== build 86 ==
==> flow/design.v <==
module multiplier  #(parameter width = 16)
   ( input    signed  [width-1 : 0] multiplicand,
     input    signed  [width-1 : 0] multiplier,   
     output   signed  [2 * width - 1 : 0] product
   ) ;
   assign  product = multiplicand * multiplier ;
endmodule
module  adder  #(parameter width = 32)  
		( input   signed [width-1 : 0] a ,
		  input   signed [width-1 : 0] b , 
		  output  signed [width-1 : 0] sum
		) ;
    assign   sum = a + b ;
endmodule
module accumulator #(parameter width = 32) 
	(input    clk,
     	 input    ena,
         input    reset,
         input	  signed [width - 1 : 0] acc_in,
   	 output   reg signed [width - 1 : 0] acc_out
	) ;
   always @(posedge clk) begin
      if (reset)  acc_out <= 0 ;
      else if (ena) acc_out <= acc_in ;
   end
endmodule
module mac_demo(input    clk, 
           input    reset, 
           input    ena,
   	   input    signed [16-1 : 0] k,
           input    signed [16-1 : 0] x,   
           output   signed [2 * 16 - 1 : 0] acc_out
          ) ;
           wire     signed [2 * 16 - 1 : 0] p ;
           wire     signed [2 * 16 - 1 : 0] acc_in ;
   multiplier  #(.width(16)) mult_0(.multiplicand(k),
                                          .multiplier(x),
                       			  .product(p)
                			  ) ;
   adder     #(.width(2*16)) add_0(.a(p),
                			 .b(acc_out),
                			 .sum(acc_in)
               				) ;
   accumulator  #(.width(2*16))  acc_0(.clk(clk),
                   			     .reset(reset),
                   			     .ena(ena),
                   			     .acc_in(acc_in),
                   			     .acc_out(acc_out)
                   			) ;
endmodule
==> flow/config.mk <==
export PLATFORM = sky130hd
export DESIGN_NAME = mac_demo
export DESIGN_NICKNAME = mac_demo
export VERILOG_FILES = /design/flow/design.v
export SDC_FILE = /design/flow/constraint.sdc
export NUM_CORES = 4
export LEC_CHECK = 0
export CAP_MARGIN = 20
export CORE_ASPECT_RATIO = 1.56
export CORE_MARGIN = 2
export CORE_UTILIZATION = 51
export GPL_ROUTABILITY_DRIVEN = 0
export GPL_TIMING_DRIVEN = 1
export MAX_ROUTING_LAYER = met4
export PLACE_DENSITY_LB_ADDON = 0.22
export SETUP_SLACK_MARGIN = -0.19
export SLEW_MARGIN = 35
==> flow/constraint.sdc <==
create_clock -name core_clock -period 6.16 [get_ports {clk}]
set_input_delay 1.2320 -clock core_clock [delete_from_list [all_inputs] [get_ports {clk}]]
set_output_delay 1.2320 -clock core_clock [all_outputs]
set_load 0.01 [all_outputs]
run.sh (not shown) runs the stock make flow with config.mk's settings and CLKGATE_MAP_FILE=.
The layout from build 86, despite a flow that completed every stage, fails the layout checks, with the failing checks listed as negative setup slack.
Input-level comparison between build 23 and build 86:
- putting CTS_CLUSTER_SIZE at 80 where nothing was set
- swapping 51 for 72 in CORE_UTILIZATION
- swapping 1.56 for 1.01 in CORE_ASPECT_RATIO
- putting TNS_END_PERCENT at 50 where nothing was set
- swapping 6.16 for 6.73 in the clock period (ns, I/O delays scaled along)
## What came out
Final checks on build 23, whose flow otherwise completed, came back failing, citing negative setup slack.
The via count of the first global-routing pass of build 23 is higher than that of build 86.
Looking at clock skew across build 86 and build 23, the one that comes out higher is build 86.
For build 86, the slowest cell on the critical path was fa_1, unlike build 23, where it was fa_2.
#### Input delta (build 7 over build 23)
- PLACE_DENSITY_LB_ADDON no longer set, was 0.22
- SLEW_MARGIN now 20, was 35
- CTS_CLUSTER_SIZE no longer set, was 80
- MAX_ROUTING_LAYER no longer set, was met4
- GPL_TIMING_DRIVEN no longer set, was 1
- CORE_ASPECT_RATIO no longer set, was 1.01
- GPL_ROUTABILITY_DRIVEN no longer set, was 0
- CORE_UTILIZATION now 40, was 72
- SETUP_SLACK_MARGIN no longer set, was -0.19
- TNS_END_PERCENT no longer set, was 50
- the clock period (ns, I/O delays scaled along) now 6.89, was 6.73
Results
- Changes observed in build 7 relative to build 23: post-route clock period utilization shrank by 3.5 points; routed wire length went down by about 18%.
- Build 7 against build 23; tally of non-filler cells in the final layout is up by more than 10%.
- Per the final summary, build 7 finished and its layout is clean on timing, DRC and antenna.
- From build 23 to build 7 the numbers moved as follows: area of the multi-input gates increased by 98 um^2 relative to the old numbers, global-route total usage across every layer decreased by 22 points relative to the old numbers.
- Synthesis-to-finish area growth for build 7 is higher than for build 23.
- Data required time at the worst endpoint (higher): build 7
Setup changes, build 7 to build 31
- CORE_UTILIZATION now 68, was 40
- CTS_CLUSTER_DIAMETER now 42, previously not set
- the clock period (ns, I/O delays scaled along) now 6.45, was 6.89
Notes after the runs:
Build 31 completed end to end; final checks failed (negative setup slack).
Final area grows slightly when moving from build 7 to build 31.
For total number of placement rows, dividing the value from build 31 by the value from build 7 gives 0.76.
Against build 7, build 31 comes in 157 lower on non-filler instance count after layout.
Comparing build 7 and build 31, the lower number of cells upsized or downsized after cts is on build 7.
Modified inputs, build 67 compared to build 31
- clearing CTS_CLUSTER_DIAMETER, which used to be 42
- swapping 68 for 43 in CORE_UTILIZATION
- swapping 6.45 for 4.18 in the clock period (ns, I/O delays scaled along)
==> results <==
Build 67 completed end to end; final checks failed (negative setup slack). Note that the detail-routed via count per cell recorded for build 31 amounts to 1.17 times the value seen in build 67. Post-route fraction of the period consumed by the critical path: build 67 vs build 31 up 46 points. Build 31 -> build 67: detailed-route via count decreased by a few percent. Summary of the comparison: number of cells in the finished layout apart from fillers is higher in build 67, relative to build 31. In the reports for build 67 and build 31, the smaller worst-path maximum fanout belongs to build 31. Delta (build 67 minus build 31): final setup violation count went up 16; area of the die went up 11000 um^2.

---

RTL: the design.v shown in full above, as it stands there.
make LEC_CHECK=0 CAP_MARGIN=20 CORE_MARGIN=2 CORE_UTILIZATION=68 CTS_CLUSTER_SIZE=95 PLACE_DENSITY=0.36 SLEW_MARGIN=20 finish   # period 5.93 ns
The first run finished but fails on negative setup slack.
Next try:
ABC_AREA = 1   (was not set)
CTS_CLUSTER_DIAMETER = 42   (was not set)
CTS_CLUSTER_SIZE = not set   (was 95)
HOLD_SLACK_MARGIN = 0.27   (was not set)
PLACE_DENSITY = not set   (was 0.36)
clock period = 3.83 ns   (was 5.93 ns; I/O delays follow)
With this change the flow aborted during global routing (5_1_grt).
Die area climbs by 6.6%.
Synthesized area climbs by 6.9%.
Synthesized cell count climbs by 29%.
Next try:
ABC_AREA = not set   (was 1)
CORE_UTILIZATION = 71   (was 68)
CTS_CLUSTER_DIAMETER = 39   (was 42)
CTS_CLUSTER_SIZE = 28   (was not set)
HOLD_SLACK_MARGIN = not set   (was 0.27)
clock period = 3.68 ns   (was 3.83 ns; I/O delays follow)
=> The changed run aborted during global routing (5_1_grt), error DPL-0038. Die area drops by 10%. Synthesized area drops by 6.4%. Synthesized cell count drops by 23%.
Next try:
CORE_MARGIN = 9   (was 2)
CORE_UTILIZATION = 63   (was 71)
CTS_CLUSTER_DIAMETER = not set   (was 39)
CTS_CLUSTER_SIZE = not set   (was 28)
TNS_END_PERCENT = 5   (was not set)
clock period = 7.0 ns   (was 3.68 ns; I/O delays follow)
Outcome: This time the run completed with no timing, DRC or antenna violations. Area after synthesis does not change. Die area rose by 36%. Synthesized cell count is unchanged.
Next try:
HOLD_SLACK_MARGIN = -0.07   (was not set)
SETUP_SLACK_MARGIN = -0.42   (was not set)
SLEW_MARGIN = 40   (was 20)
This time the run completed and failed the layout checks on negative setup slack.
Final area falls by about 3%.
Via count falls by about 0.4%.
Routed wire length falls by 4.6%.
Clock skew barely changes.
Hold slack gains 0.028 ns.
Die size does not change.
Maximum frequency falls by 3.8%.
Next try:
ABC_AREA = 1   (was not set)
CAP_MARGIN = 15   (was 20)
CELL_PAD_IN_SITES_DETAIL_PLACEMENT = 2   (was not set)
CELL_PAD_IN_SITES_GLOBAL_PLACEMENT = 2   (was not set)
CORE_ASPECT_RATIO = 0.86   (was not set)
CORE_MARGIN = 2   (was 9)
CORE_UTILIZATION = 40   (was 63)
CTS_CLUSTER_DIAMETER = 289   (was not set)
CTS_CLUSTER_SIZE = 36   (was not set)
HOLD_SLACK_MARGIN = not set   (was -0.07)
MAX_ROUTING_LAYER = met4   (was not set)
PLACE_DENSITY_LB_ADDON = 0.1   (was not set)
SETUP_SLACK_MARGIN = 1.95   (was -0.42)
SLEW_MARGIN = 20   (was 40)
TNS_END_PERCENT = not set   (was 5)
- The changed run failed in clock tree synthesis (4_1_cts)
- synthesized cell count came out higher by 29%
- area after synthesis grows by 6.9%
- die size rises by 38%

---

== run a ==
Starts from the design.v that is shown in full above.
==> flow/config.mk <==
export PLATFORM = sky130hd
export DESIGN_NAME = mac_demo
export DESIGN_NICKNAME = mac_demo
export VERILOG_FILES = /design/flow/design.v
export SDC_FILE = /design/flow/constraint.sdc
export NUM_CORES = 4
export LEC_CHECK = 0
export CAP_MARGIN = 20
export CORE_MARGIN = 2
export CORE_UTILIZATION = 72
export CTS_CLUSTER_DIAMETER = 36
export CTS_CLUSTER_SIZE = 50
export HOLD_SLACK_MARGIN = -0.09
export PLACE_DENSITY = 0.35
export SLEW_MARGIN = 20
==> flow/constraint.sdc <==
create_clock -name core_clock -period 6.58 [get_ports {clk}]
set_input_delay 1.3160 -clock core_clock [delete_from_list [all_inputs] [get_ports {clk}]]
set_output_delay 1.3160 -clock core_clock [all_outputs]
set_load 0.01 [all_outputs]
From the logs: run a reached the end of the flow and failed the layout checks with negative setup slack.
Input-level comparison between run b and run a:
- clearing HOLD_SLACK_MARGIN, which used to be -0.09
- swapping 72 for 46 in CORE_UTILIZATION
- clearing CTS_CLUSTER_SIZE, which used to be 50
- clearing CTS_CLUSTER_DIAMETER, which used to be 36
- clearing PLACE_DENSITY, which used to be 0.35
- swapping 6.58 for 6.89 in the clock period (ns, I/O delays scaled along)
==> results <==
None of the runs run a and run b ends with a clean layout. The flow for run b finished, though final verification flagged negative setup slack. Run a: complete, dirty (negative setup slack). | number of instances resized during post-cts repair | lower: run b |. From run a to run b the numbers moved as follows: design area decreased by 1.7% relative to the old numbers; width of the die went up; global routing usage on met1 decreased 18 points; routed wire length now smaller. Area growth from synthesis to final layout was higher in the run labelled run a. Largest incremental delay on the critical path: run b < run a. Re site row count: run a was lower than run b.
